Setup of run 1:
// ClockTest
module ClockTest(
	input clk,
	input rst,
	input btn,
	output reg [6:0] seg,  
	output reg [3:0] an,
	output reg buttons_pressed, 
	output reg buttons_released 
);
	wire is_divisible;  
   reg [7:0] counter;  
   reg [35:0] cnt;	 
   wire buttons_out;
	reg buttons_out_prev;
   wire [6:0] segments [15:0];  
	reg [3:0] ones;  
   reg [3:0] tens;  
	reg [3:0] s_ones;  
	reg [3:0] s_tens;  
   reg [6:0] refresh_counter;  
   reg refresh_flag;	 
   reg [7:0] clk_display;  
      assign segments[0] = 7'b1000000;   
      assign segments[1] = 7'b1111001;   
      assign segments[2] = 7'b0100100;   
      assign segments[3] = 7'b0110000;   
      assign segments[4] = 7'b0011001;   
      assign segments[5] = 7'b0010010;   
      assign segments[6] = 7'b0000010;   
      assign segments[7] = 7'b1111000;   
      assign segments[8] = 7'b0000000;   
      assign segments[9] = 7'b0010000;   
      assign segments[10] = 7'b0001000;  
      assign segments[11] = 7'b0000011;  
      assign segments[12] = 7'b1000110;  
      assign segments[13] = 7'b0100001;  
      assign segments[14] = 7'b0000110;  
      assign segments[15] = 7'b0001110;  
   button_debounce debounce (
		.clk(clk),
		.rst(rst),
		.button_in(btn),
		.button_out(buttons_out)
   );
   operatorremainder remainder (
        .n(cnt),
        .is_multiple(is_divisible)
    );
   always @ (posedge clk or posedge rst) begin
      if (rst) begin  
         cnt <= 0;
         counter <= 0;
			ones <= 0;
			tens <= 0;
			s_ones <= 0;
			s_tens <= 0;
			clk_display <= 0;
			buttons_out_prev <= 0;
  ...
Size: ~16 I/O pins, about 35,000 um^2 of cells after synthesis.
Settings: LEC_CHECK=0, ABC_AREA=1, CAP_MARGIN=20, CORE_MARGIN=2, CORE_UTILIZATION=72, CTS_CLUSTER_DIAMETER=294, CTS_CLUSTER_SIZE=98, PLACE_DENSITY=0.43, SLEW_MARGIN=20, TNS_END_PERCENT=5; clock period 20.8 ns.
run.sh (not shown) runs the stock make flow with config.mk's settings and CLKGATE_MAP_FILE=.
Stage in which a tool error killed run 1: global routing (5_1_grt).
> inputs changed (run 1 -> run 2)
==> flow/config.mk <==
export PLATFORM = sky130hd
export DESIGN_NAME = ClockTest
export DESIGN_NICKNAME = ClockTest
export VERILOG_FILES = /design/flow/design.v
export SDC_FILE = /design/flow/constraint.sdc
export NUM_CORES = 4
export LEC_CHECK = 0
export CAP_MARGIN = 20
export CORE_MARGIN = 2
export CORE_UTILIZATION = 8
export SLEW_MARGIN = 20
==> flow/constraint.sdc <==
create_clock -name core_clock -period 65.0 [get_ports {clk}]
set_input_delay 13.0000 -clock core_clock [delete_from_list [all_inputs] [get_ports {clk}]]
set_output_delay 13.0000 -clock core_clock [all_outputs]
set_load 0.01 [all_outputs]
### Flow results
Run 2 ran to completion and came out clean on the timing, DRC and antenna checks.
The final reports for run 2 and run 1 show area after synthesis lower in the former.
Going from run 1 to run 2, yosys stat chip area shrinks by 4600 um^2.
The lower synthesized-area fraction occupied by xor and xnor cells came out of run 1.
Detailed placer's ending HPWL in run 2 vs run 1: down 30,000 um
Going from run 1 to run 2, routability-driven placement congestion ratio shrinks by about 13%.
Compare run 2 and run 1 | number of rows created at floorplan lower: run 1
Input changes introduced in run 3 (baseline for comparison: run 2):
-- flow/config.mk --
<<< run 2, line 7
export LEC_CHECK = 0
export CAP_MARGIN = 20
export CORE_MARGIN = 2
export CORE_UTILIZATION = 8
export SLEW_MARGIN = 20
>>> run 3, line 7
export LEC_CHECK = 0
export ABC_AREA = 1
export CAP_MARGIN = 20
export CORE_MARGIN = 2
export CORE_UTILIZATION = 70
export CTS_CLUSTER_SIZE = 87
export HOLD_SLACK_MARGIN = -0.1
export MAX_ROUTING_LAYER = met4
export SLEW_MARGIN = 20
==> flow/constraint.sdc <==
create_clock -name core_clock -period 45.2 [get_ports {clk}]
set_input_delay 9.0400 -clock core_clock [delete_from_list [all_inputs] [get_ports {clk}]]
set_output_delay 9.0400 -clock core_clock [all_outputs]
set_load 0.01 [all_outputs]
## What came out
The cell count in the Yosys report number comes out lower for run 2 vs run 3. Changes observed in run 3 relative to run 2: flop share of the area went up, reg2reg setup slack dropped 6.28 ns. Route | run 3 vs run 2 | wire shorter in run 3.
> inputs changed (run 3 -> run 4)
==> flow/config.mk <==
export PLATFORM = sky130hd
export DESIGN_NAME = ClockTest
export DESIGN_NICKNAME = ClockTest
export VERILOG_FILES = /design/flow/design.v
export SDC_FILE = /design/flow/constraint.sdc
export NUM_CORES = 4
export LEC_CHECK = 0
export CAP_MARGIN = 20
export CORE_MARGIN = 2
export CORE_UTILIZATION = 40
export SLEW_MARGIN = 20
==> flow/constraint.sdc <==
create_clock -name core_clock -period 46.0 [get_ports {clk}]
set_input_delay 9.2000 -clock core_clock [delete_from_list [all_inputs] [get_ports {clk}]]
set_output_delay 9.2000 -clock core_clock [all_outputs]
set_load 0.01 [all_outputs]
## What came out
- A largest non-sequential cell family by area of simple AND/OR/NAND/NOR gates is what run 3 shows, while AND-OR/OR-AND gates belongs to run 4.
- The run showing the greater combinational share of power is run 4.
- Largest net degree at the start of global routing sits higher in run 4 than in run 3.
- Looking at synthesized cell count, run 4 sits below run 3.
- Compared with run 3, horizontal extent of the die in run 4 increased by more than 10%.
- Run 3 has a lower sequential share of layout area than run 4.
- Summary of run 4 over run 3: combined area of all synthesized cells moved down; non-clock buffer count increased 41; least setup slack across all paths after layout shrank by 11.54 ns.

Starting RTL as in the previous note.
==> flow/config.mk <==
export PLATFORM = sky130hd
export DESIGN_NAME = ClockTest
export DESIGN_NICKNAME = ClockTest
export VERILOG_FILES = /design/flow/design.v
export SDC_FILE = /design/flow/constraint.sdc
export NUM_CORES = 4
export LEC_CHECK = 0
export ABC_AREA = 1
export CAP_MARGIN = 20
export CORE_MARGIN = 2
export CORE_UTILIZATION = 71
export CTS_CLUSTER_DIAMETER = 367
export CTS_CLUSTER_SIZE = 72
export PLACE_DENSITY_LB_ADDON = 0.01
export SLEW_MARGIN = 20
==> flow/constraint.sdc <==
create_clock -name core_clock -period 25.9 [get_ports {clk}]
set_input_delay 5.1800 -clock core_clock [delete_from_list [all_inputs] [get_ports {clk}]]
set_output_delay 5.1800 -clock core_clock [all_outputs]
set_load 0.01 [all_outputs]
==> next run, changes <==
Settings changed: CTS_CLUSTER_DIAMETER 367 to 192, MAX_ROUTING_LAYER set to met4, SETUP_SLACK_MARGIN set to 3.58.
=> This time the run stopped in 5_1_grt (GRT-0232); die size does not change; area after synthesis stays the same; synthesized cell count does not change.
==> next run, changes <==
Settings changed: ABC_AREA 1 to unset, CORE_UTILIZATION 71 to 18, CTS_CLUSTER_DIAMETER 192 to unset, CTS_CLUSTER_SIZE 72 to unset, MAX_ROUTING_LAYER met4 to unset, PLACE_DENSITY_LB_ADDON 0.01 to unset, SETUP_SLACK_MARGIN 3.58 to unset.
Clock period 25.9 ns to 46.0 ns, I/O delays scaled along.
After rerunning: The new run passed the timing, DRC and antenna checks; synthesized area decreases by roughly a tenth; synthesized cell count decreases by a quarter to a third; die size increases to 3.4 times its value.
==> next run, changes <==
Settings changed: ABC_AREA set to 1, CORE_UTILIZATION 18 to 70, CTS_CLUSTER_SIZE set to 89, HOLD_SLACK_MARGIN set to -0.1, MAX_ROUTING_LAYER set to met4.
Clock period 46.0 ns to 45.2 ns, I/O delays scaled along.
The new run completed with no timing, DRC or antenna violations.
Total power fell by about 5%.
Clock power rose by about 15%.
Global-route usage rose by 25 points.
Register-to-register slack improves by 12 ns.
Sequential share of layout area fell by 0.50 points.
==> next run, changes <==
Settings changed: CTS_CLUSTER_SIZE 89 to unset, HOLD_SLACK_MARGIN -0.1 to unset, MAX_ROUTING_LAYER met4 to unset, PLACE_DENSITY_LB_ADDON set to 0.01.
Clock period 45.2 ns to 25.9 ns, I/O delays scaled along.
Effect:
- routed wire length rose by a few percent
- maximum frequency rose by a quarter to a third
- sequential power rose by well over a third
- non-clock buffer count rose by 144
Power and IR drop assume default switching activity.
